## v16
==> flow/design.v <==
`timescale 1ns / 1ps
module fir_7_7(
    input clk,
    input rst,
    input [7:0] weight_data,
    input [2:0] weight_idx,
    input weight_valid,
    output weight_ready,
    input [7:0] input_data,
    input input_valid,
    output input_ready,
    output [15:0] output_data,
    input output_ready,
    output output_valid 
    );
    reg i_ready;
    reg w_ready;
    assign input_ready = i_ready;
    assign weight_ready = w_ready;
    wire [15:0] products [6:0];
    wire [15:0] sums [ 5:0];
    reg [7:0] inputs [6:0];
    reg [7:0] weights [6:0];
    reg [15:0] result;
    assign output_data = result;
    reg output_valid_delay;
    reg output_valid_r;
    assign output_valid = output_valid_r;
    always@(posedge clk)
    begin
        if(input_valid & input_ready)
            output_valid_delay <= 1;
        else
            output_valid_delay <= 0;
        output_valid_r <= output_valid_delay;
    end
    always@(posedge clk)
    begin
        if(rst)
        begin
            inputs[0] <= 0;
            inputs[1] <= 0;
            inputs[2] <= 0;
            inputs[3] <= 0;
            inputs[4] <= 0;
            inputs[5] <= 0;
            inputs[6] <= 0;
            weights[0] <= 0;
            weights[1] <= 0;
            weights[2] <= 0;
            weights[3] <= 0;
            weights[4] <= 0;
            weights[5] <= 0;
            weights[6] <= 0;
            result <= 0;
            i_ready <= 0;
            w_ready <= 0;
        end else begin
            i_ready <= 1;
            w_ready <= 1;
            if(weight_ready & weight_valid)begin
                weights[weight_idx] <= weight_data;
            end
            if(input_valid & input_ready)begin
                inputs[0] <= input_data;
                inputs[1] <= inputs[0];
                inputs[2] <= inputs[1];
                inputs[3] <= inputs[2];
                inputs[4] <= inputs[3];
                inputs[5] <= inputs[4];
                inputs[6] <= inputs[5];
            end
            if(output_valid & output_ready)begin
                result <= sums[5];
            end
        end
    end
    multiplier m0(inputs[0], weights[0], products[0]);
    multiplier m1(inputs[1], weights[1], products[1]);
    multiplier m2(inputs[2], weights[2], products[2]);
    multiplier m3(inputs[3], weights[3], products[3]);
    multiplier m4(inputs[4], weights[4], products[4]);
    multiplier m5(inputs[5], weights[5], products[5]);
    multiplier m6(inputs[6], weights[6], products[6]);
    adder a0(products[0], products[1], sums[0]);
    adder a1(products[2], products[3], sums[1]);
    adder a2(products[4], products[5], sums[2]);
    adder a3(products[6], sums[0], sums[3]);
    adder a4(sums[1], sums[2], sums[4]);
    adder a5(sums[3], sums[4], sums[5]);
endmodule
module adder(
    input [15:0] addend1,
    input [15:0] addend2,
    output [15:0] sum
    );
    assign sum = addend1 + addend2;
endmodule
module multiplier(
    input [7:0] weight_data,
    input [7:0] input_data,
    output [15:0] product
    );
    assign product = weight_data * input_data;
endmodule
clock: 8.0 ns
lec_check: 0
abc_area: 1
cap_margin: 20
core_margin: 3
core_utilization: 40
cts_cluster_diameter: 235
cts_cluster_size: 22
place_density: 0.63
slew_margin: 5
run.sh (not shown) runs the stock make flow with config.mk's settings and CLKGATE_MAP_FILE=.
v16 completed every stage of the flow, and the final layout passed the timing, DRC and antenna checks.
Here is what was changed in the inputs of v57 compared with v16.
==> flow/config.mk <==
export PLATFORM = sky130hd
export DESIGN_NAME = fir_7_7
export DESIGN_NICKNAME = fir_7_7
export VERILOG_FILES = /design/flow/design.v
export SDC_FILE = /design/flow/constraint.sdc
export NUM_CORES = 4
export LEC_CHECK = 0
export CAP_MARGIN = 20
export CELL_PAD_IN_SITES_DETAIL_PLACEMENT = 1
export CORE_MARGIN = 2
export CORE_UTILIZATION = 47
export CTS_CLUSTER_DIAMETER = 178
export CTS_CLUSTER_SIZE = 98
export PLACE_DENSITY = 0.4
export SETUP_SLACK_MARGIN = -0.76
export SLEW_MARGIN = 40
[summary]
- Taking v16 as the reference, in v57 proportion of power drawn by the clock network shows an increase of 21 points, utilization after layout increased by 7.5 points relative to the old numbers.
- v57 has completed all stages; timing, DRC and antenna checks passed.
- Any difference in clock-cell share of area between v16 and v57 is small enough to ignore.
- In the metrics for v16 and v57, the one carrying the higher count of plain and timing-repair buffers in the layout is v57.
- Re total cell area reported by yosys after synthesis: v57 is 4.5% down on v16.
- Summary of v57 over v16: time the final worst path needs with I/O delays and setup picked up an extra 0.51 ns, total die size lost 20%.
What v30 does differently from v57 at the input level:
==> flow/config.mk <==
export PLATFORM = sky130hd
export DESIGN_NAME = fir_7_7
export DESIGN_NICKNAME = fir_7_7
export VERILOG_FILES = /design/flow/design.v
export SDC_FILE = /design/flow/constraint.sdc
export NUM_CORES = 4
export LEC_CHECK = 0
export CAP_MARGIN = 20
export CORE_MARGIN = 3
export CORE_UTILIZATION = 40
export PLACE_DENSITY = 0.63
export SLEW_MARGIN = 5
==> results <==
- Critical path arrival in v30 vs v57: down 0.09 ns
- Compared with v57, v30 shows a higher via count.
- Of v57 and v30, the run reporting the lower cell depth of the worst setup path was v30.
- Power consumption: v57 and v30 compared, lower one is v57
- Compared to v57, the router laid down less metal wire for v30.
- Looking at starting DRC count in detailed routing, v30 sits about 32% higher than v57 does.
- Looking at v57 and v30, the final-layout clock-cell area share is a wash.
- Minimum hold slack: v30 vs v57, no meaningful difference
- Taking v57 as the reference, in v30 final instance area grew by about 0.7%, final cell count has increased.
The inputs of v5 differ from those of v30 as listed below.
-- flow/config.mk --
<<< v30, line 8
export CAP_MARGIN = 20
export CORE_MARGIN = 3
export CORE_UTILIZATION = 40
export PLACE_DENSITY = 0.63
export SLEW_MARGIN = 5
>>> v5, line 8
export CAP_MARGIN = 20
export CORE_MARGIN = 2
export CORE_UTILIZATION = 40
export CTS_CLUSTER_DIAMETER = 178
export CTS_CLUSTER_SIZE = 98
export PLACE_DENSITY = 0.4
export SETUP_SLACK_MARGIN = -0.76
export SLEW_MARGIN = 0
==> comparison <==
Looking at v30 and v5, the core outline area is a wash. The maximum clock frequency of v5 is higher than that of v30. As far as design area is concerned, v5 and v30 perform about the same. Sum of net half-perimeters after detailed placement delta (v5 − v30): unfavourable. Compared with v30, v5 shows a y dimension of the die that is about 0.9% lower. v5 vs v30: count of buffers not belonging to the clock network in the layout up by more than 10%. Compared with v30, v5 shows critical path depth that has gone up by more than 10%. The actual transition at the worst max-transition pin in v5 sits 0.073 ns above the value recorded for v30.
Power and IR drop assume default switching activity.
